==> inputs of run a <==
==> flow/design.v (excerpt) <==
module top
(
  clk,
  rst,
  x,
  en,
  epx,
  sinhx,
  coshx,
  valid
);
input             clk;
input             rst;
input      [31:0] x;
input             en;
output reg [31:0] epx;
       reg [31:0] enx;
output reg [31:0] sinhx;
output reg [31:0] coshx;
output reg        valid;
wire [2047:0] lookupp;
wire [2047:0] lookupn;
wire   [31:0] w_sinhx;
wire   [31:0] w_coshx;
wire   [63:0] w_epx;
wire   [63:0] w_enx;
wire          w_valid;
wire          validp;
wire          validn;
cordicp epos (
  .x      (x),
  .clk    (clk),
  .rst    (rst),
  .en     (en),
  .lookup (lookupp),
  .y      (w_epx),
  .valid  (validp)
);
cordicn eneg (
  .x      (x),
  .clk    (clk),
  .rst    (rst),
  .en     (en),
  .lookup (lookupn),
  .y      (w_enx),
  .valid  (validn)
);
always @ (posedge clk) begin
  if (rst == 1'b1) begin
    epx   <= 32'b0;
    enx   <= 32'b0;
    sinhx <= 32'b0;
    coshx <= 32'b0;
    valid <=  1'b0;
  end else begin
  if (validp == 1'b1)
    epx <= w_epx[47:16];
  if (validn == 1'b1)
    enx <= w_enx[47:16];
  sinhx <= w_sinhx;
  coshx <= w_coshx;
  valid <= w_valid;
  end
end
assign w_sinhx = (w_epx [47:16] - w_enx [47:16]) >> 1;
assign w_coshx = (w_epx [47:16] + w_enx [47:16]) >> 1;
assign w_valid = validn & validp;
assign lookupp = { 
  64'h0000_000B_1721_7F7D,    
  64'h0000_000A_65AF_6785,    
  64'h0000_0009_B43D_4F8D,    
  64'h0000_0009_02CB_3795,    
  64'h0000_0008_5159_1F9D,    
  64'h0000_0007_9FE7_07A6,    
  ...
make LEC_CHECK=0 CAP_MARGIN=20 CORE_MARGIN=2 CORE_UTILIZATION=66 CTS_CLUSTER_DIAMETER=358 CTS_CLUSTER_SIZE=36 MAX_ROUTING_LAYER=met4 PLACE_DENSITY=0.6 SLEW_MARGIN=20 finish   # period 5.15 ns
run.sh (not shown) runs the stock make flow with config.mk's settings and CLKGATE_MAP_FILE=.
==> inputs of run b, as changes to run a <==
- ABC_AREA: not set -> 1
- CORE_ASPECT_RATIO: not set -> 1.32
- CORE_UTILIZATION: 66 -> 72
- CTS_CLUSTER_DIAMETER: 358 -> 258
- CTS_CLUSTER_SIZE: 36 -> 10
- MAX_ROUTING_LAYER: met4 -> not set
==> flow/constraint.sdc (replaced) <==
create_clock -name core_clock -period 3.78 [get_ports {clk}]
set_input_delay 0.7560 -clock core_clock [delete_from_list [all_inputs] [get_ports {clk}]]
set_output_delay 0.7560 -clock core_clock [all_outputs]
set_load 0.01 [all_outputs]
==> inputs of run c, as changes to run a <==
- CORE_UTILIZATION: 66 -> 38
- CTS_CLUSTER_DIAMETER: 358 -> not set
- CTS_CLUSTER_SIZE: 36 -> not set
- MAX_ROUTING_LAYER: met4 -> not set
==> flow/constraint.sdc (replaced) <==
create_clock -name core_clock -period 7.66 [get_ports {clk}]
set_input_delay 1.5320 -clock core_clock [delete_from_list [all_inputs] [get_ports {clk}]]
set_output_delay 1.5320 -clock core_clock [all_outputs]
set_load 0.01 [all_outputs]
==> inputs of run d, as changes to run a <==
- ABC_AREA: not set -> 1
- CORE_UTILIZATION: 66 -> 40
- CTS_CLUSTER_DIAMETER: 358 -> 90
- CTS_CLUSTER_SIZE: 36 -> not set
- MAX_ROUTING_LAYER: met4 -> not set
- MIN_ROUTING_LAYER: not set -> met2
- PLACE_DENSITY: 0.6 -> not set
- SETUP_SLACK_MARGIN: not set -> -0.75
==> flow/constraint.sdc (replaced) <==
create_clock -name core_clock -period 8.0 [get_ports {clk}]
set_input_delay 1.6000 -clock core_clock [delete_from_list [all_inputs] [get_ports {clk}]]
set_output_delay 1.6000 -clock core_clock [all_outputs]
set_load 0.01 [all_outputs]
==> results <==
Result of the run: run c complete, no violations; run a did not finish; run d did not finish; run b did not finish
Failing step: run c -; run a global routing; run d global routing; run b clock tree synthesis
Part of the Yosys area used for sequential elements: run c 0.197; run a 0.197; run d 0.169; run b 0.169
Resized cells post-CTS: run c 0; run a 375; run d 0; run b -
Fraction of synthesized area in multiplexers: run c 0.127; run a 0.127; run d 0.00681; run b 0.00681
AO/OA Area Share: run c 0.265; run a 0.265; run d 0.150; run b 0.150
Count of instantiated cells in the yosys netlist: run c 5545; run a 5545; run d 8723; run b 8723
Maximum level of the CTS H-tree: run c 2; run a 1; run d 2; run b -
Cts bufs inserted: run c 48; run a 14; run d 56; run b -
Core utilization before placement: run c 0.384; run a 0.669; run d 0.402; run b 0.730
Post-CTS repair timing setup buffer count: run c 0; run a 133; run d 0; run b -
Height of the die: run c 330 um; run a 252 um; run d 348 um; run b 298 um
Die x size: run c 330 um; run a 252 um; run d 348 um; run b 227 um
XOR-XNOR Cells, Area Fraction: run c 0.0606; run a 0.0606; run d 0.0219; run b 0.0219
Number of different library cells in the post-synthesis netlist: run c 99; run a 99; run d 58; run b 58
Clock Sink Count: run c 367; run a 367; run d 367; run b -
Core ar.: run c 0.105 mm2; run a 0.0605 mm2; run d 0.118 mm2; run b 0.0647 mm2
Dpl hpwl: run c 119000 um; run a 123000 um; run d 189000 um; run b 185000 um
Placer congestion estimate: run c 0.996; run a 1.14; run d 1.21; run b 1.27
Cell accounting for the most synthesized area: run c sky130_fd_sc_hd__dfxtp_1; run a sky130_fd_sc_hd__dfxtp_1; run d sky130_fd_sc_hd__nand2_1; run b sky130_fd_sc_hd__nand2_1
Leading cell type by number of instances after synthesis: run c sky130_fd_sc_hd__nor2_1; run a sky130_fd_sc_hd__nor2_1; run d sky130_fd_sc_hd__nand2_1; run b sky130_fd_sc_hd__nand2_1
Simple-gate portion of the synthesized area: run c 0.208; run a 0.208; run d 0.454; run b 0.454
Arithmetic-cell share of the synthesized area counting full adders, half adders and majority gates: run c 0.0880; run a 0.0880; run d 0.0754; run b 0.0754
Cts hold-fix bufs: run c 0; run a 0; run d 0; run b -
Number of standard cells after synthesis: run c 5545; run a 5545; run d 8723; run b 8723
